### flow/design.v
`timescale 1ns / 1ps
module cordic_sin_cos
(
    input clk,
    input reset_n,
    input i_call,
    input [31:0] i_data,
    output o_done,
    output [31:0] o_cos,
    output [31:0] o_sin
);
cordic_sin_cos_core u_sin_cos (
    .clk     ( clk ),
    .reset_n ( reset_n ),
    .i_call  ( i_call ),
    .i_data  ( i_data ),
    .o_done  ( o_done ),
    .o_cos   ( o_cos ),
    .o_sin   ( o_sin )
);
endmodule
module cordic_sin_cos_core(
    clk,
    reset_n,
    i_call,
    i_data,
    o_done,
    o_cos,
    o_sin
);
     input clk;
     input reset_n;
	 input i_call; 
	 input signed [31:0] i_data;
	 output o_done;
	 output signed [31:0] o_cos;
	 output signed [31:0] o_sin;	 
	 function [31:0] atan;
	    input [3:0] idx;
	    case( idx )
	       4'd0: atan = 32'd2949120;  4'd1: atan = 32'd1740992;  4'd2: atan = 32'd919872;  4'd3: atan = 32'd466944;
	       4'd4: atan = 32'd234368;   4'd5: atan = 32'd117312;   4'd6: atan = 32'd58688;   4'd7: atan = 32'd29312;
	       4'd8: atan = 32'd14656;    4'd9: atan = 32'd7360;     4'd10: atan = 32'd3648;   4'd11: atan = 32'd1856;
	       4'd12: atan = 32'd896;     4'd13: atan = 32'd448;     4'd14: atan = 32'd256;    default: atan = 32'd128;
	    endcase
	 endfunction
	 reg signed [31:0]x,y,tx,ty,deg,rcos,rsin;
	 reg [7:0]i,seg;
	 reg isdone,isnegcos,isnegsin,isswap;
	 always @ ( posedge clk or negedge reset_n )
	 if( !reset_n )
	 begin
	    { x,y,deg,rcos,rsin } <= { 32'd0,32'd0,32'd0,32'd0,32'd0};
		i <= 8'd0;
		{ isdone,isnegcos,isnegsin,isswap } <= { 1'b0,1'b0,1'b0,1'b0 };
	 end
	 else if( i_call )
	 case( i )       
  	    0:
		begin
		   seg = i_data / 90;
		   if( seg == 0 ) 
		   begin 
		   	  deg <= i_data; 
		   	  isnegcos <= 0; 
		   	  isnegsin <= 0; 
		   	  isswap <= 0; 
		   end
		   else if( seg == 1 ) 
		   begin 
		   	  deg <= i_data - 90; 
		   	  isnegcos <= 1; 
		   	  isnegsin <= 0; 
		   	  isswap <= 1; 
		   end
		   else if( seg == 2 ) 
		   begin 
		   	  deg <= i_data - 180; 
		   	  isnegcos <= 1; 
		   	  isnegsin <= 1; 
		   	  isswap <= 0; 
		   end
		   else if( seg == 3 ) 
		   begin 
		   	  deg <= i_data - 270; 
		   	  isnegcos <= 0; 
		   	  isnegsin <= 1; 
		   	  isswap <= 1;  
		   end 
		   i <= i + 1'b1;
	    end		 
		1:
		begin 
		   x <= 32'd39797; 
		   y <= 32'd0; 
		   deg <= deg << 16; 
		   i <= i + 1'b1; 
		end					 
		2,3,4,5,6,7,8,9,10,11,12,13,14,15,16,17:
		if( deg > 0 )
		begin
		   ty = y >>> i-2;
		   tx = x >>> i-2;
		   x <= x - ty;
		   y <= y + tx;
		   deg <= deg - atan(i-2);
		   i <= i + 1'b1;
		end
		else
		begin
		   ty = y >>> i-2;
		   tx = x >>> i-2;
		   x <= x + ty ;
		   y <= y - tx ;
		   deg <= deg + atan(i-2);
		   i <= i + 1'b1;
		end
		18:
		begin 
		   {rcos,rsin} <= isswap ? { y,x } : { x,y }; 
		   i <= i + 1'b1; 
		end			
		19:
		begin 
		   isdone <= 1'b1; 
		   i <= i + 1'b1; 
		end		
		20:
		begin 
		   isdone <= 1'b0; 
		   i <= 8'd0; 
		end		   
	 endcase
	 assign o_done = isdone;
	 assign o_cos = isnegcos ? -(rcos) : rcos;
	 assign o_sin = isnegsin ? -(rsin) : rsin;
endmodule
### flow/run.sh
#!/bin/bash
# the make line also repeats each setting of config.mk as NAME=value (left out here)
make -C /OpenROAD-flow-scripts/flow DESIGN_CONFIG=/design/flow/config.mk WORK_HOME=/design/flow/orfs CLKGATE_MAP_FILE= finish
### flow/config.mk
export PLATFORM = sky130hd
export DESIGN_NAME = cordic_sin_cos
export DESIGN_NICKNAME = cordic_sin_cos
export VERILOG_FILES = /design/flow/design.v
export SDC_FILE = /design/flow/constraint.sdc
export NUM_CORES = 4
export LEC_CHECK = 0
export ABC_AREA = 0
export CAP_MARGIN = 20
export CELL_PAD_IN_SITES_DETAIL_PLACEMENT = 0
export CORE_MARGIN = 2
export CORE_UTILIZATION = 51
export CTS_CLUSTER_SIZE = 14
export GPL_TIMING_DRIVEN = 1
export HOLD_SLACK_MARGIN = 0.03
export SETUP_SLACK_MARGIN = -2.0
export SLEW_MARGIN = 20
### flow/constraint.sdc
create_clock -name core_clock -period 26.4 [get_ports {clk}]
set_input_delay 5.2800 -clock core_clock [delete_from_list [all_inputs] [get_ports {clk}]]
set_output_delay 5.2800 -clock core_clock [all_outputs]
set_load 0.01 [all_outputs]
==> Changelog: implementation, run 1 <==
### Implementation results

* Number of global-route vias before repair at between 20000 and 30000
* TritonCTS Buffers at 17
* Required time at the worst-slack endpoint at between 20 and 30 ns
* Path length in cells of the critical path at 87
* Worst hold path startpoint: u_sin_cos.i[6]
* Max Buffers Root-to-Sink at 2
* Area Growth Syn to Fin at 13.5%
* Share of synthesized cell area in and, or, nand and nor gates at a little under a quarter
* Slew Viols, Final at 0
* Final non-filler cell area at 0.0322 sq mm
* Crit path setup slack, layout at -0.839 ns
* Final routed wire length divided by cell count at 20.6 microns
* Cell repeated most along the worst path: sky130_fd_sc_hd__buf_4
* Die area at about 0.057 sq mm
* Number of input and output port buffers inserted at ~99
* Clock tree root buffer cell: sky130_fd_sc_hd__clkbuf_16
* Critical path buffers and inverters at 9
* Worst max-slew margin expressed relative to the limit at 20.2%
* I/O pins at 100
* RePlAce Congestion at 0.993
* Height of the die at 240 microns
* Die Width at around 240 microns
* # clock sinks at between 150 and 200
* Largest net degree at the start of global routing at roughly 130
* Max cap viols at 0
* Post-synth EDFFs at 0
* Final-layout setup total negative slack at -25.05 ns
* Mean cell area of the mapped netlist at 7.26 sq um
* Capture instance of the worst register-to-register path: u_sin_cos.y[31]
* Final core utilization at 58.5%
* MUX area fraction at 6.85%
* Average via count per standard cell at 6.54
* TritonCTS clock tree: yes
* Placed wire-length estimate after detailed placement at 76000 microns
* Ao+oa area frac at 34.4%
* Total of flip-flops plus latches after synthesis at about 170
* Synth top cell by count: sky130_fd_sc_hd__nand2_1
* List of failed layout checks: negative setup slack
* Syn nets at 4052
* CTS H-Tree Depth at 4
* Largest driver fanout on the critical path at 17
* Fmax at 36.7 MHz
* Synthesis Warnings at 1
* Post-layout period usage of the worst path at 103%
* Number of instances on the worst hold path at 0
* Number of routed nets with antenna violations at 0
* Cell at the slowest stage of the critical path: sky130_fd_sc_hd__or4_1
* Worst slew pin tran at 1.19 ns
* DRC errors left at 0
* Fraction of the core area occupied by cells at floorplan at 51.6%
* Distinct cell type count after synthesis at about 140
* Number of DRC markers in iteration 0 at ~2700
* Largest non-sequential cell family by area: AND-OR/OR-AND gates
* Beginning of the critical path: i_data[0]
* Count of final hold-check violations at 0
* Post-synthesis chip area from yosys at 0.0283 sq mm
* Startpoint kind of the worst setup timing path: primary input
* Area leader, netlist: sky130_fd_sc_hd__dfrtp_1
* Most used flip-flop cell: sky130_fd_sc_hd__dfrtp_1
* Share of synthesized cell area in full adder, half adder and majority cells at 5.21%
* XOR/XNOR Area Share at between 10% and 20%
* Type of the setup path with the least slack: in2reg
* Clock transition at the registers of the reported paths at 0.09 ns
* Critical Path Sink: u_sin_cos.deg[24]
* Tally of filler cells in the layout at 5200
* Arrival time of the worst setup path at 27.58 ns
* Final-layout worst hold slack at 0.473 ns
* RR Startpoint: u_sin_cos.i[1]
* Total core area at 0.0550 sq mm
* Top cells by area in the synthesized netlist: sky130_fd_sc_hd__dfrtp_1, sky130_fd_sc_hd__xnor2_1, sky130_fd_sc_hd__o21ai_0
* Number of rows in the core area at 86
* Number of nets in the layout at 4197
* Class of the most critical hold timing path: reg2reg
* Number of vias in the routed layout at 31457
* # setup viols final at 35
* Clock latency of the later-clocked register in the worst-skew pair at 0.47 ns
* Sequential-to-total area share from yosys stat at 15.2%
* Number of buffers inserted by hold repair at cts at 0
* Placed cell area at 0.0313 sq mm
* Peak per-stage delay on the critical path at just over 0.6 ns
* Cell family with most CP delay: AND-OR/OR-AND gates
* Area share of the largest cell type after synthesis at 15.2%
* Fin crit period at 27.24 ns
* Drt pass-1 iters at 6
* Post-synthesis cell area at 0.0283 sq mm
* Setup slack on the worst flop-to-flop path at 14.81 ns
* Syn Inst Count at 3904
* Critical Path End Type: flip-flop
* Final WL at 99000 microns
* Async S/R FF share, synth at 100%
* Number of cells on the worst reg-to-reg path at 53
* Global-route congestion overflow total at 0
* Number of OpenROAD warnings at 39
* Number of cell instances after yosys synthesis at between 3000 and 4000
* Overall Global Routing Usage at 33.4%
* Final Skew at 0.0195 ns
* Most instantiated cells after synthesis: sky130_fd_sc_hd__nand2_1, sky130_fd_sc_hd__o21ai_0, sky130_fd_sc_hd__nor2_1, sky130_fd_sc_hd__a21oi_1, sky130_fd_sc_hd__xnor2_1
* Initial antenna violation count at 2
* Wire length of the first global-routing pass at 156000 microns
* Status: complete, but fails checks
* Hold-critical path endpoint: u_sin_cos.i[6]
==> through the flow <==
stage          setup WS [ns]  cells
6_report              -0.839   4813
3_5_place_dp           -1.04   4770
4_1_cts               -0.600   4802
3_3_place_gp          -0.636   4770
5_1_grt                -2.02   4811
2_1_floorplan          0.482   3904
==> cell type report <==
| class | count | area, sq um | share of cell area (%) |
|---|---|---|---|
| well taps | 748 | 936 | 2.91 |
| repair buffers | 361 | 3000 | 9.32 |
| multi-input cells | 3411 | 23000 | 71.5 |
| flip-flops and latches | 172 | 4320 | 13.4 |
| clock buffers | 17 | 425 | 1.32 |
| clock inverters | 15 | 176 | 0.548 |
| diodes | 3 | 7.51 | 0.0233 |
| inverters | 86 | 323 | 1.00 |
==> layer usage <==
metal / share of wire, % / wire length (microns) / up-vias / GRT usage, %
li1: - / - / 14855 / -
met2: 48 / 47800 / 1304 / 58.2
met1: 41 / 40300 / 14999 / 40.5
met4: 5.3 / 5230 / 0 / 17.5
met5: 0 / 0 / - / 0
met3: 5.8 / 5720 / 299 / 3.70
==> repair_timing <==
action	4_1_cts	5_1_grt
gates resized	0	30
endpoints found under the setup margin	0	35
setup buffers	0	7
==> run 2: changes to the inputs <==
- CELL_PAD_IN_SITES_DETAIL_PLACEMENT: 0 -> 1
- CORE_ASPECT_RATIO: unset -> 0.68
- CORE_MARGIN: 2 -> 9
- CTS_CLUSTER_SIZE: 14 -> 88
- GPL_ROUTABILITY_DRIVEN: unset -> 0
- PLACE_DENSITY_LB_ADDON: unset -> 0.11
- TNS_END_PERCENT: unset -> 45
- clock period: 26.4 -> 44.2 ns (I/O delays scaled with it)
==> run 2 against run 1 <==
  * Now clean on timing, DRC and antenna
  * Die size is 12% higher
  * Worst setup slack improved by 8.9 ns
  * Synthesized cell count unchanged
  * Final area decreased by 5.8%
  * Clock skew about the same
  * Non-clock buffer count is 216 lower
  * Routed wire length rose by 10%
  * Hold slack gained 0.0028 ns
  * Critical path type unchanged
  * Critical endpoint is now u_sin_cos.deg[0]
==> Changelog: implementation, run 2 <==
### Implementation results

* Largest driver fanout on the critical path at 26
* Clock latency of the later-clocked register in the worst-skew pair at 0.48 ns
* Fraction of the core area occupied by cells at floorplan at 52.1%
* Largest net degree at the start of global routing at around 130
* Post-CTS setup buffer count at 0
* Worst slew pin tran at 1.17 ns
* Final cell count without fillers at 4566
* Post-synth EDFFs at 0
* Drt pass-1 iters at 7
* Syn Inst Count at 3904
* Total core area at between 0.05 and 0.06 sq mm
* Most instantiated cells after synthesis: sky130_fd_sc_hd__nand2_1, sky130_fd_sc_hd__o21ai_0, sky130_fd_sc_hd__nor2_1, sky130_fd_sc_hd__a21oi_1, sky130_fd_sc_hd__xnor2_1
* Max Buffers Root-to-Sink at 2
* Critical Path Sink: u_sin_cos.deg[0]
* Critical path buffers and inverters at 5
* Number of instances on the worst hold path at 0
* Required time at the worst-slack endpoint at approximately 45 ns
* Async S/R FF share, synth at 100%
* Type of the setup path with the least slack: in2reg
* Distinct cell type count after synthesis at 144
* Global-route congestion overflow total at 0
* CTS resizes at 0
* Worst max-slew margin expressed relative to the limit at 21.5%
* Slew Viols, Final at 0
* Max cap viols at 0
* MUX area fraction at 6.85%
* TritonCTS clock tree: yes
* Wire length of the first global-routing pass at 173000 microns
* I/O pins at 100
* Initial antenna violation count at 2
* # setup viols final at 0
* Overall Global Routing Usage at 32.3%
* Number of cell instances after yosys synthesis at ~3900
* Capture instance of the worst register-to-register path: u_sin_cos.x[31]
* Placed wire-length estimate after detailed placement at approximately 84000 microns
* Top cells by area in the synthesized netlist: sky130_fd_sc_hd__dfrtp_1, sky130_fd_sc_hd__xnor2_1, sky130_fd_sc_hd__o21ai_0
* Final Skew at about 0.020 ns
* Beginning of the critical path: i_data[2]
* Largest non-sequential cell family by area: AND-OR/OR-AND gates
* Peak per-stage delay on the critical path at 0.87 ns
* DRC errors left at 0
* Die area at 0.0646 sq mm
* Post-synthesis chip area from yosys at around 0.028 sq mm
* Cell at the slowest stage of the critical path: sky130_fd_sc_hd__a22oi_1
* Area share of the largest cell type after synthesis at between 15 and 20%
* Combinational cell area excluding buffers and inverters at 0.0228 sq mm
* Post-layout period usage of the worst path at 81.8%
* Final non-filler cell area at 0.0303 sq mm
* Share of synthesized cell area in full adder, half adder and majority cells at roughly 5.2%
* Placed cell area at between 0.02 and 0.03 sq mm
* TritonCTS Buffers at 17
* Class of the most critical hold timing path: reg2reg
* Number of input and output port buffers inserted at 99
* Worst hold path startpoint: u_sin_cos.i[7]
* Clock tree root buffer cell: sky130_fd_sc_hd__clkbuf_16
* Number of global-route vias before repair at 30116
* XOR/XNOR Area Share at 11.0%
* Number of DRC markers in iteration 0 at around 3300
* Setup slack on the worst flop-to-flop path at 32.50 ns
* Cell family with most CP delay: AND-OR/OR-AND gates
* Number of rows in the core area at 70
* Arrival time of the worst setup path at 36.48 ns
* Number of buffers inserted by hold repair at cts at 0
* Cell repeated most along the worst path: sky130_fd_sc_hd__nand2_1
* Startpoint kind of the worst setup timing path: primary input
* Most used flip-flop cell: sky130_fd_sc_hd__dfrtp_1
* Setup repair after global routing missed its margin: false
* Syn nets at just over 4000
* Clock transition at the registers of the reported paths at 0.08 ns
* Area Growth Syn to Fin at 6.90%
* Ao+oa area frac at 34.4%
* RR Startpoint: u_sin_cos.i[2]
* Height of the die at between 200 and 250 microns
* Critical Path End Type: flip-flop
* Number of OpenROAD warnings at 40
* Fin crit period at roughly 36 ns
* Final routed wire length divided by cell count at 23.9 microns
* Number of cells on the worst reg-to-reg path at 56
* Post-synthesis cell area at 0.0283 sq mm
* Number of nets in the layout at 3981
* CTS H-Tree Depth at 4
* Synthesis Warnings at 1
* Tally of filler cells in the layout at 6948
* # clock sinks at 172
* Number of routed nets with antenna violations at 0
* Count of final hold-check violations at 0
* Die Width at 304 microns
* Path length in cells of the critical path at ~82
* Number of vias in the routed layout at 31705
* Number of instances in the placed design at ~4500
* Total of flip-flops plus latches after synthesis at approximately 170
* Synth top cell by count: sky130_fd_sc_hd__nand2_1
* Diodes inserted at 0
* Status: timing/DRC/antenna clean
* Area leader, netlist: sky130_fd_sc_hd__dfrtp_1
* Mean cell area of the mapped netlist at between 7 and 8 sq um
* Storage element area at 0.00431 sq mm
* Sequential-to-total area share from yosys stat at 15.2%
* Share of synthesized cell area in and, or, nand and nor gates at 22.7%
* Final WL at 109000 microns
* Average via count per standard cell at 6.94
* Fmax at 27.7 MHz
* Final-layout setup total negative slack at 0 ns
* Hold-critical path endpoint: u_sin_cos.i[7]
==> run 2: metal layers <==
layer	vias up	global-route usage [%]	wire, microns
li1	14396	-	-
met1	15653	48.8	51600
met2	1509	45.4	43800
met3	141	8.72	12400
met4	6	4.83	1370
met5	-	0	40
==> run 2: layout make-up <==
class | instances | area share (%)
Multi-Input combinational cell | 3411 | 75.4
Inverter | 86 | 1.07
Sequential cell | 172 | 14.2
Timing Repair Buffer | 145 | 4.43
Clock inverter | 14 | 0.495
Clock buffer | 18 | 1.45
Tap cell | 720 | 2.97
==> run 2: through the flow <==
step	hold slack, ns	util, %	setup slack (ns)
finish	0.476	55.7	8.05
CTS	0.472	55.7	8.79
global placement	0.454	54.6	9.82
floorplan	0.450	-	14.72
global route	0.500	55.7	5.71
detailed placement	0.451	54.6	8.42
==> run 3: changes to the inputs <==
- ABC_AREA: 0 -> 1
- CELL_PAD_IN_SITES_DETAIL_PLACEMENT: 1 -> 0
- CORE_ASPECT_RATIO: 0.68 -> unset
- CORE_MARGIN: 9 -> 2
- CORE_UTILIZATION: 51 -> 72
- GPL_ROUTABILITY_DRIVEN: 0 -> unset
- MAX_ROUTING_LAYER: unset -> met4
- PLACE_DENSITY: unset -> 0.65
- PLACE_DENSITY_LB_ADDON: 0.11 -> unset
- SETUP_SLACK_MARGIN: -2.0 -> -1.25
- TNS_END_PERCENT: 45 -> unset
- clock period: 44.2 -> 19.6 ns (I/O delays scaled with it)
==> run 3 against run 2 <==
  * Critical path depth up 73
  * Final area grew 10%
  * Register-to-register slack got worse by 24 ns
  * Critical endpoint is now u_sin_cos.deg[6]
  * Non-clock buffer count is 342 higher
  * Largest cell class unchanged
  * Now fails the layout checks on negative setup slack
  * Cell count increased by 18%
==> Changelog: implementation, run 3 <==
### Implementation results

* Number of OpenROAD warnings at 44
* Largest net degree at the start of global routing at 104
* Number of vias in the routed layout at 33111
* Cell repeated most along the worst path: sky130_fd_sc_hd__nand2_2
* Final-layout setup total negative slack at -61.99 ns
* Number of instances on the worst hold path at 0
* Area leader, netlist: sky130_fd_sc_hd__dfrtp_1
* Critical Path End Type: flip-flop
* Class of the most critical hold timing path: reg2reg
* Final WL at 96800 microns
* DRC errors left at 0
* Combinational cell area excluding buffers and inverters at between 0.02 and 0.025 sq mm
* Syn Inst Count at 4518
* Die Width at 203 microns
* Number of cell instances after yosys synthesis at 4518
* CTS H-Tree Depth at 4
* Initial antenna violation count at 8
* Critical Path Sink: u_sin_cos.deg[6]
* RePlAce Congestion at approximately 1.1
* List of failed layout checks: negative setup slack
* Number of input and output port buffers inserted at 99
* Number of cells on the worst reg-to-reg path at 62
* Number of global-route vias before repair at between 30000 and 40000
* XOR/XNOR Area Share at slightly below 8%
* Top cells by area in the synthesized netlist: sky130_fd_sc_hd__dfrtp_1, sky130_fd_sc_hd__nand2_1, sky130_fd_sc_hd__inv_1
* # clock sinks at 172
* Post-layout period usage of the worst path at 109%
* Slew Viols, Final at 0
* Worst hold path startpoint: u_sin_cos.i[7]
* Post-synth EDFFs at 0
* Largest non-sequential cell family by area: simple AND/OR/NAND/NOR gates
* Height of the die at 203 microns
* Fraction of the core area occupied by cells at floorplan at roughly three quarters
* Final routed wire length divided by cell count at 17.9 microns
* Die area at 0.0413 sq mm
* Critical path buffers and inverters at 26
* Synth top cell by count: sky130_fd_sc_hd__nand2_1
* Required time at the worst-slack endpoint at 19.96 ns
* Number of rows in the core area at 72
* Number of nets in the layout at 5013
* TritonCTS clock tree: yes
* Wire length of the first global-routing pass at ~150000 microns
* I/O pins at 100
* Worst max-slew margin expressed relative to the limit at between 20% and 30%
* Max cap viols at 0
* Hold-critical path endpoint: u_sin_cos.i[7]
* Total of flip-flops plus latches after synthesis at 172
* Number of routed nets with antenna violations at 0
* Type of the setup path with the least slack: in2reg
* Area Growth Syn to Fin at 16.7%
* Overall Global Routing Usage at 46.7%
* Capture instance of the worst register-to-register path: u_sin_cos.y[31]
* Peak per-stage delay on the critical path at 0.46 ns
* Mean cell area of the mapped netlist at 6.33 sq um
* Drt pass-1 iters at 10
* Ao+oa area frac at 18.3%
* Fmax at 46.6 MHz
* Beginning of the critical path: i_data[1]
* Placed wire-length estimate after detailed placement at 72300 microns
* Post-synthesis chip area from yosys at 0.0286 sq mm
* Share of synthesized cell area in and, or, nand and nor gates at 41.1%
* Status: complete, but fails checks
* Largest driver fanout on the critical path at 11
* Final non-filler cell area at 0.0334 sq mm
* Synthesis Warnings at 1
* Count of final hold-check violations at 0
* Global-route congestion overflow total at 0
* Most instantiated cells after synthesis: sky130_fd_sc_hd__nand2_1, sky130_fd_sc_hd__inv_1, sky130_fd_sc_hd__o21ai_0, sky130_fd_sc_hd__nor2_1, sky130_fd_sc_hd__nand3_1
* Number of buffers inserted by hold repair at cts at 0
* Crit path setup slack, layout at -1.85 ns
* MUX area fraction at 0.980%
* Number of DRC markers in iteration 0 at 4243
* Share of synthesized cell area in full adder, half adder and majority cells at 5.02%
* # setup viols final at 35
* Path length in cells of the critical path at around 160
* Average via count per standard cell at around 6
* Clock latency of the later-clocked register in the worst-skew pair at 0.49 ns
* Cell family with most CP delay: simple AND/OR/NAND/NOR gates
* Pre-CTS setup slack at -2.00 ns
* Arrival time of the worst setup path at 21.81 ns
* Tally of filler cells in the layout at 2495
* Distinct cell type count after synthesis at roughly 80
* Cell at the slowest stage of the critical path: sky130_fd_sc_hd__clkdlybuf4s50_1
* Storage element area at approximately 0.0043 sq mm
* Clock tree root buffer cell: sky130_fd_sc_hd__clkbuf_16
* Syn nets at 4666
* Sequential-to-total area share from yosys stat at 15.1%
* Final Skew at 0.0200 ns
* Async S/R FF share, synth at 100%
* Startpoint kind of the worst setup timing path: primary input
* RR Startpoint: u_sin_cos.i[1]
* Clock transition at the registers of the reported paths at 0.08 ns
* TritonCTS Buffers at 17
* Setup repair after global routing missed its margin: true
* Most used flip-flop cell: sky130_fd_sc_hd__dfrtp_1
* Fin crit period at 21.45 ns
* Worst slew pin tran at between 1 and 1.5 ns
* Total core area at about 0.039 sq mm
* Post-synthesis cell area at 0.0286 sq mm
* Area share of the largest cell type after synthesis at approximately 15%
* Placed cell area at 0.0322 sq mm
* Max Buffers Root-to-Sink at 2
* Setup slack on the worst flop-to-flop path at 8.74 ns
==> run 3: per-stage QoR <==
step / hold slack [ns] / util [%] / std cells
after floorplan: 0.470 / - / 4518
after global placement: 0.408 / 82.8 / 5351
after detailed placement: 0.418 / 82.8 / 5351
after CTS: 0.436 / 84.7 / 5387
after global routing: 0.449 / 85.7 / 5403
final: 0.438 / 85.7 / 5403
==> run 3: final cells by class <==
cell class | instances | area share, %
clock inverters | 11 | 0.383
flip-flops and latches | 172 | 12.9
inverters | 629 | 7.38
clock buffers | 21 | 1.44
repair buffers | 487 | 12.0
multi-input cells | 3558 | 63.9
well taps | 518 | 1.94
diodes | 7 | 0.0525
==> run 3: routing by layer <==
metal / part of all wire (%) / global-route usage (%) / vias up
met2: 47 / 75.3 / 1996
met1: 36 / 50.3 / 15019
met4: 8.4 / 35.3 / 0
li1: - / - / 15467
met3: 9.1 / 10.5 / 629
met5: 0 / - / -
==> run 3: timing repair <==
action | CTS | global route
pin swaps | 8 | 29
gates resized | 19 | 58
endpoints found under the setup margin | 33 | 35
gates cloned | 2 | 2
setup buffers | 2 | 7
==> run 4: changes to the inputs <==
- CELL_PAD_IN_SITES_DETAIL_PLACEMENT: 0 -> unset
- CORE_UTILIZATION: 72 -> 65
- CTS_CLUSTER_DIAMETER: unset -> 381
- CTS_CLUSTER_SIZE: 88 -> 54
- GPL_TIMING_DRIVEN: 1 -> unset
- HOLD_SLACK_MARGIN: 0.03 -> unset
- MAX_ROUTING_LAYER: met4 -> unset
- PLACE_DENSITY: 0.65 -> unset
- SETUP_SLACK_MARGIN: -1.25 -> -1.23
- TNS_END_PERCENT: unset -> 5
- clock period: 19.6 -> 16.2 ns (I/O delays scaled with it)
==> run 4 against run 3 <==
  * Still fails the layout checks on negative setup slack
  * Via count down 4.9%
  * Cell count up 1.4%
  * Non-clock buffer count up 10
  * Utilization down 7.5 points
  * Die size up 11%
  * Hold slack worse by 0.015 ns
  * First-iteration DRC count down 26%
  * Highest routed layer is now met5
==> Changelog: implementation, run 4 <==
### Implementation results

* Fraction of the core area occupied by cells at floorplan at 66.1%
* Startpoint kind of the worst setup timing path: primary input
* Syn Inst Count at 4518
* Critical Path End Type: flip-flop
* Fin crit period at 20.13 ns
* Setup repair after global routing missed its margin: true
* Mean cell area of the mapped netlist at 6.33 sq um
* Critical path buffers and inverters at 23
* Area share of the largest cell type after synthesis at 15.1%
* Async S/R FF share, synth at 100%
* DRC errors left at 0
* Post-synthesis cell area at 0.0286 sq mm
* Overall Global Routing Usage at between 30% and 40%
* Average via count per standard cell at 5.75
* Max Buffers Root-to-Sink at 2
* Largest driver fanout on the critical path at 7
* Initial antenna violation count at 4
* Number of nets in the layout at ~5000
* Number of OpenROAD warnings at 46
* Clock latency of the later-clocked register in the worst-skew pair at between 0.4 and 0.5 ns
* Synth top cell by count: sky130_fd_sc_hd__nand2_1
* Combinational cell area excluding buffers and inverters at 0.0216 sq mm
* Final WL at 92000 microns
* Clock tree root buffer cell: sky130_fd_sc_hd__clkbuf_16
* Status: complete, but fails checks
* Die area at 0.0457 sq mm
* Number of instances on the worst hold path at 0
* Most used flip-flop cell: sky130_fd_sc_hd__dfrtp_1
* Area leader, netlist: sky130_fd_sc_hd__dfrtp_1
* Height of the die at 214 microns
* Capture instance of the worst register-to-register path: u_sin_cos.x[31]
* Placed wire-length estimate after detailed placement at 70900 microns
* Count of final hold-check violations at 0
* Tally of filler cells in the layout at 3492
* RePlAce Congestion at ~1.1
* Clock transition at the registers of the reported paths at 0.07 ns
* Crit path setup slack, layout at -3.93 ns
* Worst hold path startpoint: u_sin_cos.i[7]
* RR Startpoint: u_sin_cos.i[1]
* Max cap viols at 0
* TritonCTS Buffers at 17
* Number of global-route vias before repair at between 20000 and 30000
* Wire length of the first global-routing pass at 145000 microns
* Path length in cells of the critical path at 150
* Total of flip-flops plus latches after synthesis at 172
* Largest net degree at the start of global routing at 104
* Required time at the worst-slack endpoint at around 17 ns
* CTS H-Tree Depth at 4
* Type of the setup path with the least slack: in2reg
* Syn nets at roughly 4700
* Number of cells on the worst reg-to-reg path at just over 50
* Number of DRC markers in iteration 0 at 3157
* Number of input and output port buffers inserted at between 90 and 100
* Total core area at 0.0433 sq mm
* Distinct cell type count after synthesis at 80
* TritonCTS clock tree: yes
* Fmax at 49.7 MHz
* Class of the most critical hold timing path: reg2reg
* Final Skew at about 0.013 ns
* Top cells by area in the synthesized netlist: sky130_fd_sc_hd__dfrtp_1, sky130_fd_sc_hd__nand2_1, sky130_fd_sc_hd__inv_1
* Number of cell instances after yosys synthesis at 4518
* Final non-filler cell area at 0.0339 sq mm
* List of failed layout checks: negative setup slack
* Beginning of the critical path: i_data[0]
* # clock sinks at 172
* Worst max-slew margin expressed relative to the limit at 26.5%
* Arrival time of the worst setup path at about 21 ns
* MUX area fraction at 0.980%
* Final core utilization at just under 80%
* Peak per-stage delay on the critical path at around 0.42 ns
* Sequential-to-total area share from yosys stat at approximately 15%
* Final routed wire length divided by cell count at 16.8 microns
* Die Width at 214 microns
* Drt pass-1 iters at 8
* Most instantiated cells after synthesis: sky130_fd_sc_hd__nand2_1, sky130_fd_sc_hd__inv_1, sky130_fd_sc_hd__o21ai_0, sky130_fd_sc_hd__nor2_1, sky130_fd_sc_hd__nand3_1
* Number of buffers inserted by hold repair at cts at 0
* # setup viols final at 35
* Worst slew pin tran at 1.10 ns
* Number of routed nets with antenna violations at 0
* Share of synthesized cell area in full adder, half adder and majority cells at 5.02%
* Hold-critical path endpoint: u_sin_cos.i[7]
* Post-layout period usage of the worst path at 124%
* Largest non-sequential cell family by area: simple AND/OR/NAND/NOR gates
* Storage element area at 0.00431 sq mm
* Area Growth Syn to Fin at 18.4%
* Final-layout worst hold slack at 0.423 ns
* Post-synth EDFFs at 0
* Post-synthesis chip area from yosys at 0.0286 sq mm
* XOR/XNOR Area Share at slightly below 8%
* Final-layout setup total negative slack at -134.40 ns
* Placed cell area at 0.0324 sq mm
* Number of rows in the core area at 76
* I/O pins at 100
* Setup slack on the worst flop-to-flop path at 5.27 ns
* Slew Viols, Final at 0
* Share of synthesized cell area in and, or, nand and nor gates at 41.1%
* Synthesis Warnings at 1
* Ao+oa area frac at 18.3%
* Global-route congestion overflow total at 0
* Number of vias in the routed layout at 31497
* Cell family with most CP delay: simple AND/OR/NAND/NOR gates
* Cell at the slowest stage of the critical path: sky130_fd_sc_hd__clkdlybuf4s50_1
* Critical Path Sink: u_sin_cos.deg[20]
run 4: routing by layer:
| layer | wire, microns | global-route usage, % |
|---|---|---|
| met1 | 36000 | 46.1 |
| met4 | 6140 | 27.2 |
| met2 | 43400 | 66.1 |
| met5 | 13 | 0 |
| met3 | 6420 | 8.13 |
run 4: stage by stage:
stage                     setup WS (ns)  instances
after floorplan                   -2.43       4518
after global placement            -3.96       5412
after detailed placement          -4.48       5412
after CTS                         -3.66       5455
after global routing              -5.31       5473
final                             -3.93       5477
run 4: layout make-up:
type	count	share of cell area, %
multi-input combinational	3558	63.7
timing repair buffer	497	12.2
antenna	4	0.0296
clock buffer	19	1.34
sequential	172	12.7
clock inverter	13	0.532
tap	585	2.16
inverter	629	7.29
run 4: repair_timing:
action                     CTS  global route
pin swaps                   45            77
gates resized               55            84
gates cloned                 2             2
setup buffers                9            14
setup endpoints to repair   35            35
==> run 5: changes to the inputs <==
- ABC_AREA: 1 -> unset
- CTS_CLUSTER_DIAMETER: 381 -> 223
- CTS_CLUSTER_SIZE: 54 -> unset
- MAX_ROUTING_LAYER: unset -> met4
- SETUP_SLACK_MARGIN: -1.23 -> 5.0
- clock period: 16.2 -> 25.3 ns (I/O delays scaled with it)
==> run 5 against run 4 <==
  * Flip-flop count unchanged
  * Register-to-register slack improved by 8.1 ns
  * Still fails the layout checks on negative setup slack
  * Final area up 6.2%
  * Utilization increased by 5.3 points
  * Cell count fell by 9.6%
  * Synthesized cell count fell by 14%
  * Die size decreased by 0.82%
  * Critical path type unchanged
==> Changelog: implementation, run 5 <==
### Implementation results

* Status: complete, but fails checks
* List of failed layout checks: negative setup slack
* Number of rows in the core area at 76
* Number of global-route vias before repair at 33746
* Post-synthesis cell area at 0.0283 sq mm
* Clock transition at the registers of the reported paths at 0.08 ns
* Final WL at around 110000 microns
* Final cell count without fillers at between 4000 and 5000
* Worst max-slew margin expressed relative to the limit at 27.4%
* Mean cell area of the mapped netlist at between 7 and 8 sq um
* Sequential-to-total area share from yosys stat at between 10% and 20%
* Syn nets at 4052
* Number of vias in the routed layout at 35634
* Share of synthesized cell area in full adder, half adder and majority cells at under 10%
* Fraction of the core area occupied by cells at floorplan at 65.8%
* Placed wire-length estimate after detailed placement at between 70000 and 80000 microns
* Overall Global Routing Usage at 47.6%
* Average via count per standard cell at 7.20
* Path length in cells of the critical path at 89
* Number of nets in the layout at between 4000 and 5000
* Total of flip-flops plus latches after synthesis at 172
* Number of DRC markers in iteration 0 at 5942
* Beginning of the critical path: i_data[20]
* Clock tree root buffer cell: sky130_fd_sc_hd__clkbuf_16
* Drt pass-1 iters at 13
* Fin crit period at 25.72 ns
* Syn Inst Count at 3904
* Number of cell instances after yosys synthesis at slightly below 4000
* Cell repeated most along the worst path: sky130_fd_sc_hd__buf_4
* RR Startpoint: u_sin_cos.i[1]
* Critical Path End Type: flip-flop
* Top cells by area in the synthesized netlist: sky130_fd_sc_hd__dfrtp_1, sky130_fd_sc_hd__xnor2_1, sky130_fd_sc_hd__o21ai_0
* Type of the setup path with the least slack: in2reg
* Die Width at 213 microns
* XOR/XNOR Area Share at 11.0%
* Number of input and output port buffers inserted at 99
* Setup slack on the worst flop-to-flop path at 13.33 ns
* RePlAce Congestion at 1.08
* Final non-filler cell area at ~0.036 sq mm
* Initial antenna violation count at 0
* Cell family with most CP delay: AND-OR/OR-AND gates
* Global-route track usage on met2 at 75.6%
* Post-layout period usage of the worst path at 102%
* Number of instances on the worst hold path at 0
* Max Buffers Root-to-Sink at 2
* Arrival time of the worst setup path at around 26 ns
* Peak per-stage delay on the critical path at 0.59 ns
* I/O pins at ~100
* CTS H-Tree Depth at 4
* Number of OpenROAD warnings at 44
* TritonCTS clock tree: yes
* Area share of the largest cell type after synthesis at between 10% and 20%
* Final routed wire length divided by cell count at ~22 microns
* Largest net degree at the start of global routing at roughly 130
* Required time at the worst-slack endpoint at about 26 ns
* Peak-usage layer in the global routing report: met2
* Ao+oa area frac at 34.4%
* Class of the most critical hold timing path: reg2reg
* Synth top cell by count: sky130_fd_sc_hd__nand2_1
* Final Skew at 0.0144 ns
* Share of synthesized cell area in and, or, nand and nor gates at a little under a quarter
* TritonCTS Buffers at 17
* Die area at 0.0453 sq mm
* Setup repair after global routing missed its margin: true
* Async S/R FF share, synth at 100%
* Area leader, netlist: sky130_fd_sc_hd__dfrtp_1
* Most instantiated cells after synthesis: sky130_fd_sc_hd__nand2_1, sky130_fd_sc_hd__o21ai_0, sky130_fd_sc_hd__nor2_1, sky130_fd_sc_hd__a21oi_1, sky130_fd_sc_hd__xnor2_1
* Area Growth Syn to Fin at 26.9%
* Largest non-sequential cell family by area: AND-OR/OR-AND gates
* Hold-critical path endpoint: u_sin_cos.i[7]
* Number of cells on the worst reg-to-reg path at around 56
* Critical path buffers and inverters at 14
* Largest driver fanout on the critical path at 10
* Capture instance of the worst register-to-register path: u_sin_cos.x[31]
* Height of the die at 213 microns
* Critical Path Sink: u_sin_cos.deg[17]
* Met1 usage in global routing at 56.6%
* Clock latency of the later-clocked register in the worst-skew pair at 0.46 ns
* Cell at the slowest stage of the critical path: sky130_fd_sc_hd__or4b_4
* Wire length of the first global-routing pass at between 150000 and 200000 microns
* Slew Viols, Final at 0
* Global-route congestion overflow total at 0
* Met3 track demand over resource in global routing at around a tenth
* Placed cell area at 0.0333 sq mm
* Startpoint kind of the worst setup timing path: primary input
* DRC errors left at 0
* Diodes inserted at 0
* MUX area fraction at 6.85%
* Worst hold path startpoint: u_sin_cos.i[7]
* Total core area at 0.0431 sq mm
* Distinct cell type count after synthesis at 144
* Fmax at 38.9 MHz
* # setup viols final at 35
* Max cap viols at 0
* # clock sinks at 172
* Number of instances in the placed design at 4861
* Most used flip-flop cell: sky130_fd_sc_hd__dfrtp_1
* Post-synth EDFFs at 0
* Post-synthesis chip area from yosys at 0.0283 sq mm
* Count of final hold-check violations at 0
* Worst slew pin tran at roughly 1.1 ns
* Number of routed nets with antenna violations at 0
* Synthesis Warnings at 1
* Crit path setup slack, layout at -0.420 ns
## run 5: layer usage
layer | part of all wire (%) | routed length, microns
met2 | 45 | 50200
met1 | 36 | 40300
met5 | 0 | 0
met3 | 12 | 12800
met4 | 6.5 | 7160
## run 5: area by class of cell
class	count	area, sq um
Inverter	86	325
Sequential cell	172	4310
Fill cell	2583	7110
Tap cell	585	732
Clock inverter	12	159
Clock buffer	20	457
Timing Repair Buffer	665	5330
Multi-Input combinational cell	3411	24700
## run 5: metrics by stage
| step | utilization [%] | hold slack, ns | worst slack (ns) | setup TNS (ns) |
|---|---|---|---|---|
| after CTS | 82.7 | 0.479 | 0.812 | 0 |
| final | 83.5 | 0.479 | -0.420 | -9.24 |
| after global placement | 77.3 | 0.439 | -0.328 | -4.28 |
| after detailed placement | 77.3 | 0.468 | -1.08 | -30.96 |
| after floorplan | - | 0.450 | 0.734 | 0 |
| after global routing | 83.5 | 0.507 | -1.08 | -33.65 |
## run 5: repair_timing
item | 4_1_cts | 5_1_grt
hold buffers | 0 | 0
resized | 281 | 43
setup endpoints to repair | 35 | 35
pin swaps | 110 | 23
setup buffers | 50 | 7
==> run 6: changes to the inputs <==
- CORE_ASPECT_RATIO: unset -> 1.03
- CORE_UTILIZATION: 65 -> 45
- CTS_CLUSTER_DIAMETER: 223 -> unset
- CTS_CLUSTER_SIZE: unset -> 27
- GPL_ROUTABILITY_DRIVEN: unset -> 0
- HOLD_SLACK_MARGIN: unset -> 0.06
- MAX_ROUTING_LAYER: met4 -> met5
- PLACE_DENSITY_LB_ADDON: unset -> 0.21
- SETUP_SLACK_MARGIN: 5.0 -> -0.11
- TNS_END_PERCENT: 5 -> 70
- clock period: 25.3 -> 43.0 ns (I/O delays scaled with it)
==> run 6 against run 5 <==
  * The run now finishes clean
  * Critical path depth fell by 11
  * Utilization is 35 points lower
  * Die size up 44%
  * Critical endpoint is now u_sin_cos.deg[2]
==> Changelog: implementation, run 6 <==
### Implementation results

* Capture instance of the worst register-to-register path: u_sin_cos.y[31]
* Total core area at ~0.062 sq mm
* Post-synthesis cell area at 0.0283 sq mm
* Die area at about 0.065 sq mm
* CTS resizes at 0
* Final cell count without fillers at 4649
* M1 WL at between 40000 and 50000 microns
* Total of flip-flops plus latches after synthesis at between 150 and 200
* Height of the die at 259 microns
* Worst hold path startpoint: u_sin_cos.i[6]
* RR Startpoint: u_sin_cos.i[1]
* Most used flip-flop cell: sky130_fd_sc_hd__dfrtp_1
* Global-route congestion overflow total at 0
* Overall Global Routing Usage at around a quarter
* Number of global-route vias before repair at 27116
* Final Skew at roughly 0.014 ns
* Share of synthesized cell area in full adder, half adder and majority cells at under 10%
* Number of rows in the core area at 93
* Final WL at 89100 microns
* Synth top cell by count: sky130_fd_sc_hd__nand2_1
* CTS H-Tree Depth at 4
* Post-layout period usage of the worst path at between 80% and 90%
* Cell repeated most along the worst path: sky130_fd_sc_hd__nand2_1
* Critical path buffers and inverters at 3
* Status: timing/DRC/antenna clean
* Average via count per standard cell at roughly 6.4
* Syn Inst Count at 3904
* Setup repair after global routing missed its margin: false
* Cell at the slowest stage of the critical path: sky130_fd_sc_hd__xnor2_1
* Peak per-stage delay on the critical path at 0.85 ns
* Path length in cells of the critical path at between 70 and 80
* TritonCTS Buffers at 17
* Type of the setup path with the least slack: in2reg
* Final non-filler cell area at 0.0304 sq mm
* Largest net degree at the start of global routing at about 130
* Number of vias in the routed layout at 29683
* Number of cells on the worst reg-to-reg path at 54
* Number of cell instances after yosys synthesis at 3904
* Clock latency of the later-clocked register in the worst-skew pair at 0.46 ns
* Required time at the worst-slack endpoint at 43.35 ns
* Number of input and output port buffers inserted at 99
* Number of instances in the placed design at 4616
* Highest metal layer with signal wires: met4
* Worst slew pin tran at 1.16 ns
* Pre-CTS setup slack at between 8 and 9 ns
* I/O pins at around 100
* Max Buffers Root-to-Sink at 2
* Most instantiated cells after synthesis: sky130_fd_sc_hd__nand2_1, sky130_fd_sc_hd__o21ai_0, sky130_fd_sc_hd__nor2_1, sky130_fd_sc_hd__a21oi_1, sky130_fd_sc_hd__xnor2_1
* Area leader, netlist: sky130_fd_sc_hd__dfrtp_1
* Number of OpenROAD warnings at 40
* Number of nets in the layout at a little under 4000
* Final-layout worst hold slack at 0.477 ns
* Placed cell area at slightly below 0.03 sq mm
* Arrival time of the worst setup path at between 30 and 40 ns
* Placed wire-length estimate after detailed placement at between 60000 and 70000 microns
* Hold-critical path endpoint: u_sin_cos.i[6]
* Mean cell area of the mapped netlist at 7.26 sq um
* Drt pass-1 iters at 6
* Ao+oa area frac at 34.4%
* Largest non-sequential cell family by area: AND-OR/OR-AND gates
* Critical Path End Type: flip-flop
* Number of instances on the worst hold path at 0
* Class of the most critical hold timing path: reg2reg
* Final routed wire length divided by cell count at 19.2 microns
* DR WL met3 at about 5800 microns
* Startpoint kind of the worst setup timing path: primary input
* Crit path setup slack, layout at 8.33 ns
* Detailed-routed wire length on met2 at 39600 microns
* Clock tree root buffer cell: sky130_fd_sc_hd__clkbuf_16
* Syn nets at 4052
* Synthesis Warnings at 1
* Final-layout setup total negative slack at 0 ns
* Count of final hold-check violations at 0
* Diodes inserted at 0
* Post-synthesis chip area from yosys at about 0.028 sq mm
* Max cap viols at 0
* Largest driver fanout on the critical path at 26
* Post-CTS setup buffer count at 0
* Number of buffers inserted by hold repair at cts at 0
* Post-synth EDFFs at 0
* Sequential-to-total area share from yosys stat at 15.2%
* MUX area fraction at between 6 and 7%
* Slew Viols, Final at 0
* Cell family with most CP delay: AND-OR/OR-AND gates
* Number of routed nets with antenna violations at 0
* Area share of the largest cell type after synthesis at 15.2%
* # clock sinks at 172
* Beginning of the critical path: i_data[3]
* Area Growth Syn to Fin at 7.28%
* Fin crit period at 34.67 ns
* Worst max-slew margin expressed relative to the limit at 20.6%
* Fraction of the core area occupied by cells at floorplan at 45.5%
* Clock transition at the registers of the reported paths at 0.07 ns
* XOR/XNOR Area Share at 11.0%
* Distinct cell type count after synthesis at 144
* Share of synthesized cell area in and, or, nand and nor gates at 22.7%
* # setup viols final at 0
* Wire length of the first global-routing pass at 144000 microns
* Number of DRC markers in iteration 0 at 2700
* Initial antenna violation count at 0
* TritonCTS clock tree: yes
* Setup slack on the worst flop-to-flop path at 31.63 ns
* Die Width at about 250 microns
* Critical Path Sink: u_sin_cos.deg[2]
* Fmax at between 20 and 30 MHz
* Async S/R FF share, synth at 100%
* Top cells by area in the synthesized netlist: sky130_fd_sc_hd__dfrtp_1, sky130_fd_sc_hd__xnor2_1, sky130_fd_sc_hd__o21ai_0
* DRC errors left at 0
[run 6: layer usage]
layer,up-vias,global-route usage [%]
li1,14419,-
met1,13988,37.8
met2,1108,42.0
met3,168,3.29
met4,0,8.00
met5,-,0
[run 6: through the flow]
stage	util (%)
6_report	48.8
3_3_place_gp	47.7
4_1_cts	48.7
5_1_grt	48.8
3_5_place_dp	47.7
2_1_floorplan	-
[run 6: area by class of cell]
type | instances | area [sq um]
inverter | 86 | 323
multi-input combinational | 3411 | 22800
fill | 6270 | 32000
clock inverter | 13 | 166
clock buffer | 19 | 443
tap | 807 | 1010
sequential | 172 | 4310
timing repair buffer | 141 | 1320
==> run 7: changes to the inputs <==
- ABC_AREA: unset -> 1
- CAP_MARGIN: 20 -> 30
- CELL_PAD_IN_SITES_DETAIL_PLACEMENT: unset -> 2
- CORE_ASPECT_RATIO: 1.03 -> unset
- CORE_MARGIN: 2 -> 9
- CORE_UTILIZATION: 45 -> 51
- CTS_CLUSTER_SIZE: 27 -> 88
- GPL_ROUTABILITY_DRIVEN: 0 -> unset
- GPL_TIMING_DRIVEN: unset -> 0
- HOLD_SLACK_MARGIN: 0.06 -> 0.03
- MAX_ROUTING_LAYER: met5 -> unset
- PLACE_DENSITY_LB_ADDON: 0.21 -> 0.11
- SETUP_SLACK_MARGIN: -0.11 -> -2.0
- TNS_END_PERCENT: 70 -> 85
- clock period: 43.0 -> 26.4 ns (I/O delays scaled with it)
==> run 7 against run 6 <==
  * The run now fails in 3_5_place_dp
  * Synthesized cell count up 16%
  * Die size down 0.18%
  * Area after synthesis up 0.84%
==> Changelog: implementation, run 7 <==
### Physical design

* Post-synth EDFFs at 0
* Stop err: [ERROR DPL-0033] detailed placement checks failed during check placement.
* Post-synthesis cell area at roughly 0.029 sq mm
* Stage where the flow stopped: 3_5_place_dp
* Syn nets at 4666
* Die area at 0.0649 sq mm
* Async S/R FF share, synth at 100%
* Number of cell instances after yosys synthesis at 4518
* Synthesis Warnings at 1
* Status: did not finish
* Fraction of the core area occupied by cells at floorplan at 51.7%
* Number of input and output port buffers inserted at 93
* XOR/XNOR Area Share at 7.69%
* Mean cell area of the mapped netlist at 6.33 sq um
* Most used flip-flop cell: sky130_fd_sc_hd__dfrtp_1
* Share of synthesized cell area in and, or, nand and nor gates at 41.1%
* Ao+oa area frac at a little under a fifth
* Total of flip-flops plus latches after synthesis at 172
* I/O pins at 100
* Sequential-to-total area share from yosys stat at 15.1%
* Post-synthesis chip area from yosys at 0.0286 sq mm
* Syn Inst Count at 4518
* Distinct cell type count after synthesis at 80
* Largest non-sequential cell family by area: simple AND/OR/NAND/NOR gates
* Share of synthesized cell area in full adder, half adder and majority cells at under 10%
* Die Width at 255 microns
* Total core area at 0.0553 sq mm
* Area share of the largest cell type after synthesis at 15.1%
* Synth top cell by count: sky130_fd_sc_hd__nand2_1
* Top cells by area in the synthesized netlist: sky130_fd_sc_hd__dfrtp_1, sky130_fd_sc_hd__nand2_1, sky130_fd_sc_hd__inv_1
* Most instantiated cells after synthesis: sky130_fd_sc_hd__nand2_1, sky130_fd_sc_hd__inv_1, sky130_fd_sc_hd__o21ai_0, sky130_fd_sc_hd__nor2_1, sky130_fd_sc_hd__nand3_1
* Area leader, netlist: sky130_fd_sc_hd__dfrtp_1
* Height of the die at 255 microns
* MUX area fraction at 0.980%
* RePlAce Congestion at between 1 and 1.5
* Number of rows in the core area at 86
[run 7: through the flow]
| stage | cell area, sq um | setup WS [ns] | hold slack (ns) | std cells |
|---|---|---|---|---|
| floorplan | 28600 | 5.54 | 0.470 | 4518 |
| global placement | 30500 | 1.98 | 0.492 | 5359 |
==> run 8: changes to the inputs <==
- ABC_AREA: 1 -> 0
- CAP_MARGIN: 30 -> 35
- CORE_ASPECT_RATIO: unset -> 0.68
- CORE_UTILIZATION: 51 -> 17
- CTS_CLUSTER_DIAMETER: unset -> 278
- GPL_ROUTABILITY_DRIVEN: unset -> 0
- GPL_TIMING_DRIVEN: 0 -> 1
- HOLD_SLACK_MARGIN: 0.03 -> -0.08
- MAX_ROUTING_LAYER: unset -> met4
- SETUP_SLACK_MARGIN: -2.0 -> 5.0
- SLEW_MARGIN: 20 -> 40
- TNS_END_PERCENT: 85 -> 45
- clock period: 26.4 -> 43.0 ns (I/O delays scaled with it)
==> run 8 against run 7 <==
  * The run now finishes clean
  * Area after synthesis decreased by 0.84%
  * Die size increased to 2.8 times the previous value
  * Synthesized cell count decreased by 14%
==> Changelog: implementation, run 8 <==
### Implementation results

* Status: timing/DRC/antenna clean
* Clock transition at the registers of the reported paths at 0.07 ns
* Number of instances on the worst hold path at 0
* Syn Inst Count at around 3900
* Post-layout period usage of the worst path at 81.0%
* Final-layout worst hold slack at 0.479 ns
* Sequential-to-total area share from yosys stat at 15.2%
* Hold-critical path endpoint: u_sin_cos.i[7]
* Area leader, netlist: sky130_fd_sc_hd__dfrtp_1
* Overall Global Routing Usage at around 15%
* Peak per-stage delay on the critical path at about 0.73 ns
* Cell family with most CP delay: AND-OR/OR-AND gates
* Syn nets at 4052
* Number of buffers inserted by hold repair at cts at 0
* Area Growth Syn to Fin at 14.4%
* Wire length of the first global-routing pass at 206000 microns
* Setup slack on the worst flop-to-flop path at between 30 and 40 ns
* Die Width at ~500 microns
* Largest net degree at the start of global routing at 88
* Drt pass-1 iters at 5
* TritonCTS clock tree: yes
* Number of cells on the worst reg-to-reg path at 54
* CTS H-Tree Depth at 4
* RR Startpoint: u_sin_cos.i[2]
* Number of rows in the core area at around 120
* Top cells by area in the synthesized netlist: sky130_fd_sc_hd__dfrtp_1, sky130_fd_sc_hd__xnor2_1, sky130_fd_sc_hd__o21ai_0
* Critical Path Sink: u_sin_cos.deg[4]
* Required time at the worst-slack endpoint at 43.38 ns
* DRC errors left at 0
* Number of nets in the layout at 3999
* Max cap viols at 0
* Tally of filler cells in the layout at 19602
* Clock latency of the later-clocked register in the worst-skew pair at 0.53 ns
* Worst slew pin tran at a little under 0.9 ns
* Slew Viols, Final at 0
* Number of global-route vias before repair at just over 30000
* I/O pins at about 100
* TritonCTS Buffers at 17
* Total of flip-flops plus latches after synthesis at 172
* Type of the setup path with the least slack: in2reg
* Largest driver fanout on the critical path at 26
* Ao+oa area frac at 34.4%
* Most instantiated cells after synthesis: sky130_fd_sc_hd__nand2_1, sky130_fd_sc_hd__o21ai_0, sky130_fd_sc_hd__nor2_1, sky130_fd_sc_hd__a21oi_1, sky130_fd_sc_hd__xnor2_1
* Path length in cells of the critical path at 82
* Class of the most critical hold timing path: reg2reg
* Cell at the slowest stage of the critical path: sky130_fd_sc_hd__o311ai_1
* # setup viols final at 0
* MUX area fraction at 6.85%
* Largest non-sequential cell family by area: AND-OR/OR-AND gates
* Arrival time of the worst setup path at roughly 35 ns
* Global-route congestion overflow total at 0
* Most used flip-flop cell: sky130_fd_sc_hd__dfrtp_1
* Number of input and output port buffers inserted at 99
* # clock sinks at 172
* Final-layout setup total negative slack at 0 ns
* Critical path buffers and inverters at 4
* Post-synthesis cell area at 0.0283 sq mm
* Number of routed nets with antenna violations at 0
* Final Skew at 0.0183 ns
* Area share of the largest cell type after synthesis at 15.2%
* Post-synthesis chip area from yosys at 0.0283 sq mm
* Number of cell instances after yosys synthesis at 3904
* Setup repair after global routing missed its margin: false
* CTS resizes at 0
* Number of OpenROAD warnings at 38
* XOR/XNOR Area Share at 11.0%
* Distinct cell type count after synthesis at 144
* Number of vias in the routed layout at just over 30000
* Average via count per standard cell at 5.00
* Post-CTS setup buffer count at 0
* Final WL at 134000 microns
* Fmax at between 20 and 30 MHz
* Share of synthesized cell area in and, or, nand and nor gates at between 20 and 25%
* Share of synthesized cell area in full adder, half adder and majority cells at 5.21%
* Initial antenna violation count at 1
* Worst hold path startpoint: u_sin_cos.i[7]
* Clock tree root buffer cell: sky130_fd_sc_hd__clkbuf_16
* Synthesis Warnings at 1
* Total core area at 0.166 sq mm
* Startpoint kind of the worst setup timing path: primary input
* Post-synth EDFFs at 0
* Max Buffers Root-to-Sink at 2
* Final routed wire length divided by cell count at 22.2 microns
* Placed wire-length estimate after detailed placement at 106000 microns
* Fraction of the core area occupied by cells at floorplan at 17.1%
* Number of DRC markers in iteration 0 at 2012
* Worst max-slew margin expressed relative to the limit at 40.4%
* Synth top cell by count: sky130_fd_sc_hd__nand2_1
* Beginning of the critical path: i_data[3]
* Fin crit period at 34.83 ns
* Capture instance of the worst register-to-register path: u_sin_cos.y[31]
* Height of the die at between 300 and 400 microns
* Die area at 0.182 sq mm
* Count of final hold-check violations at 0
* Async S/R FF share, synth at roughly 100%
* Mean cell area of the mapped netlist at 7.26 sq um
* Critical Path End Type: flip-flop
## run 8: per-layer routing
layer  global-route usage, %  routed length, microns
met1                    23.1                   75600
met2                    19.5                   52800
met3                    1.94                    4650
met4                    2.13                    1260
met5                       -                       0
## run 8: layout make-up
cell class / instances / area [sq um] / share of cell area (%)
clock inverter: 14 / 133 / 0.409
sequential: 172 / 4310 / 13.3
multi-input combinational: 3411 / 23000 / 71.0
inverter: 86 / 323 / 0.996
tap: 2187 / 2740 / 8.44
antenna: 1 / 2.50 / 0.00772
timing repair buffer: 163 / 1480 / 4.58
clock buffer: 17 / 425 / 1.31
## run 8: metrics by stage
step                      setup WS (ns)  cells  instance area (sq um)  utilization [%]
after floorplan                   13.76   3904                  28300                -
after global placement             7.47   6017                  31700             19.1
after detailed placement           7.45   6018                  31800             19.2
after CTS                          7.91   6049                  32300             19.5
after global routing               5.65   6050                  32400             19.6
final                              8.17   6051                  32400             19.6
==> run 9: changes to the inputs <==
- ABC_AREA: 0 -> unset
- CAP_MARGIN: 35 -> 20
- CELL_PAD_IN_SITES_DETAIL_PLACEMENT: 2 -> unset
- CORE_ASPECT_RATIO: 0.68 -> unset
- CORE_MARGIN: 9 -> 2
- CORE_UTILIZATION: 17 -> 54
- CTS_CLUSTER_DIAMETER: 278 -> unset
- CTS_CLUSTER_SIZE: 88 -> unset
- GPL_ROUTABILITY_DRIVEN: 0 -> unset
- HOLD_SLACK_MARGIN: -0.08 -> unset
- MAX_ROUTING_LAYER: met4 -> met5
- MIN_ROUTING_LAYER: unset -> met2
- PLACE_DENSITY: unset -> 0.69
- PLACE_DENSITY_LB_ADDON: 0.11 -> unset
- SETUP_SLACK_MARGIN: 5.0 -> 2.36
- SLEW_MARGIN: 40 -> 15
- TNS_END_PERCENT: 45 -> 40
- clock period: 43.0 -> 17.1 ns (I/O delays scaled with it)
==> run 9 against run 8 <==
  * The run now fails in 5_1_grt
  * Synthesized cell count stayed put
  * Die size is 70% lower
  * Area after synthesis stayed put
==> Changelog: implementation, run 9 <==
### Physical design

* Number of input and output port buffers inserted at between 90 and 100
* Placed wire-length estimate after detailed placement at 78800 microns
* Total core area at 0.0516 sq mm
* TritonCTS Buffers at 17
* Number of rows in the core area at 83
* Most instantiated cells after synthesis: sky130_fd_sc_hd__nand2_1, sky130_fd_sc_hd__o21ai_0, sky130_fd_sc_hd__nor2_1, sky130_fd_sc_hd__a21oi_1, sky130_fd_sc_hd__xnor2_1
* Top cells by area in the synthesized netlist: sky130_fd_sc_hd__dfrtp_1, sky130_fd_sc_hd__xnor2_1, sky130_fd_sc_hd__o21ai_0
* Height of the die at 233 microns
* Largest non-sequential cell family by area: AND-OR/OR-AND gates
* Synthesis Warnings at 1
* Die area at 0.0543 sq mm
* Share of synthesized cell area in full adder, half adder and majority cells at 5.21%
* Placed cell area at 0.0353 sq mm
* Fraction of the core area occupied by cells at floorplan at 54.9%
* Global-route congestion overflow total at 5
* Async S/R FF share, synth at around 100%
* Number of buffers inserted by hold repair at cts at 0
* XOR/XNOR Area Share at 11.0%
* Distinct cell type count after synthesis at 144
* RePlAce Congestion at 1.13
* Pre-CTS setup slack at -7.00 ns
* Syn nets at approximately 4100
* # clock sinks at 172
* Mean cell area of the mapped netlist at 7.26 sq um
* Max Buffers Root-to-Sink at 2
* MUX area fraction at under 10%
* Post-synthesis chip area from yosys at 0.0283 sq mm
* Area share of the largest cell type after synthesis at 15.2%
* Area leader, netlist: sky130_fd_sc_hd__dfrtp_1
* CTS H-Tree Depth at 4
* Stop err: [ERROR GRT-0116] Global routing finished with congestion. Check the congestion regions in the DRC Viewer.
* Synth top cell by count: sky130_fd_sc_hd__nand2_1
* Ao+oa area frac at 34.4%
* Die Width at 233 microns
* Clock tree root buffer cell: sky130_fd_sc_hd__clkbuf_16
* Share of synthesized cell area in and, or, nand and nor gates at between 20% and 30%
* Post-synth EDFFs at 0
* I/O pins at ~100
* Sequential-to-total area share from yosys stat at 15.2%
* Number of cell instances after yosys synthesis at 3904
* Syn Inst Count at slightly below 4000
* Total of flip-flops plus latches after synthesis at 172
* Stage where the flow stopped: 5_1_grt
* Status: did not finish
* Most used flip-flop cell: sky130_fd_sc_hd__dfrtp_1
* Overall Global Routing Usage at between 60% and 70%
* Post-synthesis cell area at ~0.028 sq mm
## run 9: what timing repair did
item	in CTS
setup buffers	103
hold endpoints to repair	0
gates resized	336
pin swaps	133
cloned	4
endpoints found under the setup margin	35
## run 9: stage by stage
| step | TNS [ns] | std cells |
|---|---|---|
| global placement | -237.24 | 5148 |
| detailed placement | -241.64 | 5148 |
| CTS | -181.02 | 5285 |
| floorplan | -187.69 | 3904 |
## run 9: routing by layer
layer,GRT overflow,global-route usage (%)
met2,0,71.6
met5,2,47.1
met1,-,-
met3,3,81.3
met4,0,37.3
==> run 10: changes to the inputs <==
- CORE_UTILIZATION: 54 -> 52
- GPL_TIMING_DRIVEN: 1 -> unset
- MAX_ROUTING_LAYER: met5 -> unset
- MIN_ROUTING_LAYER: met2 -> unset
- PLACE_DENSITY: 0.69 -> unset
- SETUP_SLACK_MARGIN: 2.36 -> -0.62
- SLEW_MARGIN: 15 -> 20
- TNS_END_PERCENT: 40 -> unset
- clock period: 17.1 -> 16.5 ns (I/O delays scaled with it)
==> run 10 against run 9 <==
  * Die size up 3.8%
  * The layout now fails its checks (negative setup slack)
  * Area after synthesis is the same
  * Synthesized cell count unchanged
==> Changelog: implementation, run 10 <==
### Implementation results

* Top cells by area in the synthesized netlist: sky130_fd_sc_hd__dfrtp_1, sky130_fd_sc_hd__xnor2_1, sky130_fd_sc_hd__o21ai_0
* Wire length of the first global-routing pass at 170000 microns
* Fmax at 42.8 MHz
* Drt pass-1 iters at 6
* Clock latency of the later-clocked register in the worst-skew pair at 0.46 ns
* Cell repeated most along the worst path: sky130_fd_sc_hd__buf_4
* Number of global-route vias before repair at ~32000
* Overall Global Routing Usage at 36.4%
* Fin crit period at 23.36 ns
* Largest net degree at the start of global routing at 129
* Max cap viols at 0
* Required time at the worst-slack endpoint at 16.83 ns
* Die area at about 0.056 sq mm
* Status: complete, but fails checks
* Tally of filler cells in the layout at 4310
* Beginning of the critical path: i_data[23]
* Class of the most critical hold timing path: reg2reg
* Average via count per standard cell at 6.43
* # setup viols final at 35
* Final core utilization at a little over two thirds
* Largest non-sequential cell family by area: AND-OR/OR-AND gates
* Largest driver fanout on the critical path at 7
* CTS H-Tree Depth at 4
* Cell family with most CP delay: AND-OR/OR-AND gates
* Cell at the slowest stage of the critical path: sky130_fd_sc_hd__or4_4
* Number of buffers inserted by hold repair at cts at 0
* Post-synthesis cell area at 0.0283 sq mm
* Number of DRC markers in iteration 0 at 3178
* Post-layout period usage of the worst path at 142%
* Placed wire-length estimate after detailed placement at 82700 microns
* Crit path setup slack, layout at -6.86 ns
* Count of final hold-check violations at 0
* Peak per-stage delay on the critical path at between 0.5 and 0.6 ns
* Setup slack on the worst flop-to-flop path at between 4 and 5 ns
* Global-route congestion overflow total at 0
* List of failed layout checks: negative setup slack
* TritonCTS clock tree: yes
* Met3 track demand over resource in global routing at 4.95%
* RePlAce Congestion at 1.02
* Total of flip-flops plus latches after synthesis at between 150 and 200
* Max Buffers Root-to-Sink at 2
* I/O pins at 100
* Met1 usage in global routing at 48.5%
* Synthesis Warnings at 1
* XOR/XNOR Area Share at a little over a tenth
* Initial antenna violation count at 7
* Distinct cell type count after synthesis at 144
* Final non-filler cell area at approximately 0.038 sq mm
* Total core area at 0.0538 sq mm
* Arrival time of the worst setup path at 23.69 ns
* Number of instances on the worst hold path at 0
* Area leader, netlist: sky130_fd_sc_hd__dfrtp_1
* Peak-usage layer in the global routing report: met2
* Hold-critical path endpoint: u_sin_cos.i[6]
* Number of routed nets with antenna violations at 0
* Capture instance of the worst register-to-register path: u_sin_cos.y[31]
* Syn nets at 4052
* Most instantiated cells after synthesis: sky130_fd_sc_hd__nand2_1, sky130_fd_sc_hd__o21ai_0, sky130_fd_sc_hd__nor2_1, sky130_fd_sc_hd__a21oi_1, sky130_fd_sc_hd__xnor2_1
* Critical Path Sink: u_sin_cos.deg[25]
* Worst slew pin tran at between 1 and 1.5 ns
* Mean cell area of the mapped netlist at between 7 and 8 sq um
* TritonCTS Buffers at 17
* Global-route track usage on met2 at 59.7%
* Height of the die at 237 microns
==> run 10: layer usage <==
layer	routed length, microns	up-vias
met3	7760	282
met4	4470	4
met1	45800	16187
met5	27	-
li1	-	15865
met2	49100	1592
==> run 10: final cells by class <==
class / instances / area (sq um) / area share [%]
Multi-Input combinational cell: 3411 / 24600 / 65.3
Timing Repair Buffer: 876 / 6930 / 18.5
Sequential cell: 172 / 4310 / 11.5
Tap cell: 696 / 871 / 2.32
Clock buffer: 17 / 425 / 1.13
Inverter: 86 / 342 / 0.909
Clock inverter: 14 / 129 / 0.343
Antenna cell: 5 / 12.5 / 0.0333
==> run 10: timing repair <==
item,4_1_cts,5_1_grt
setup buffers,41,23
setup endpoints to repair,35,35
pin swaps,65,27
gates resized,158,56
cloned,1,0
==> run 10: through the flow <==
stage	TNS, ns	std cells	worst slack, ns	hold WS [ns]
6_report	-237.57	5277	-6.86	0.476
5_1_grt	-268.36	5273	-7.76	0.494
4_1_cts	-218.54	5250	-6.31	0.474
3_5_place_dp	-278.89	5179	-8.04	0.458
3_3_place_gp	-261.45	5179	-7.54	0.440
2_1_floorplan	-204.22	3904	-6.08	0.450
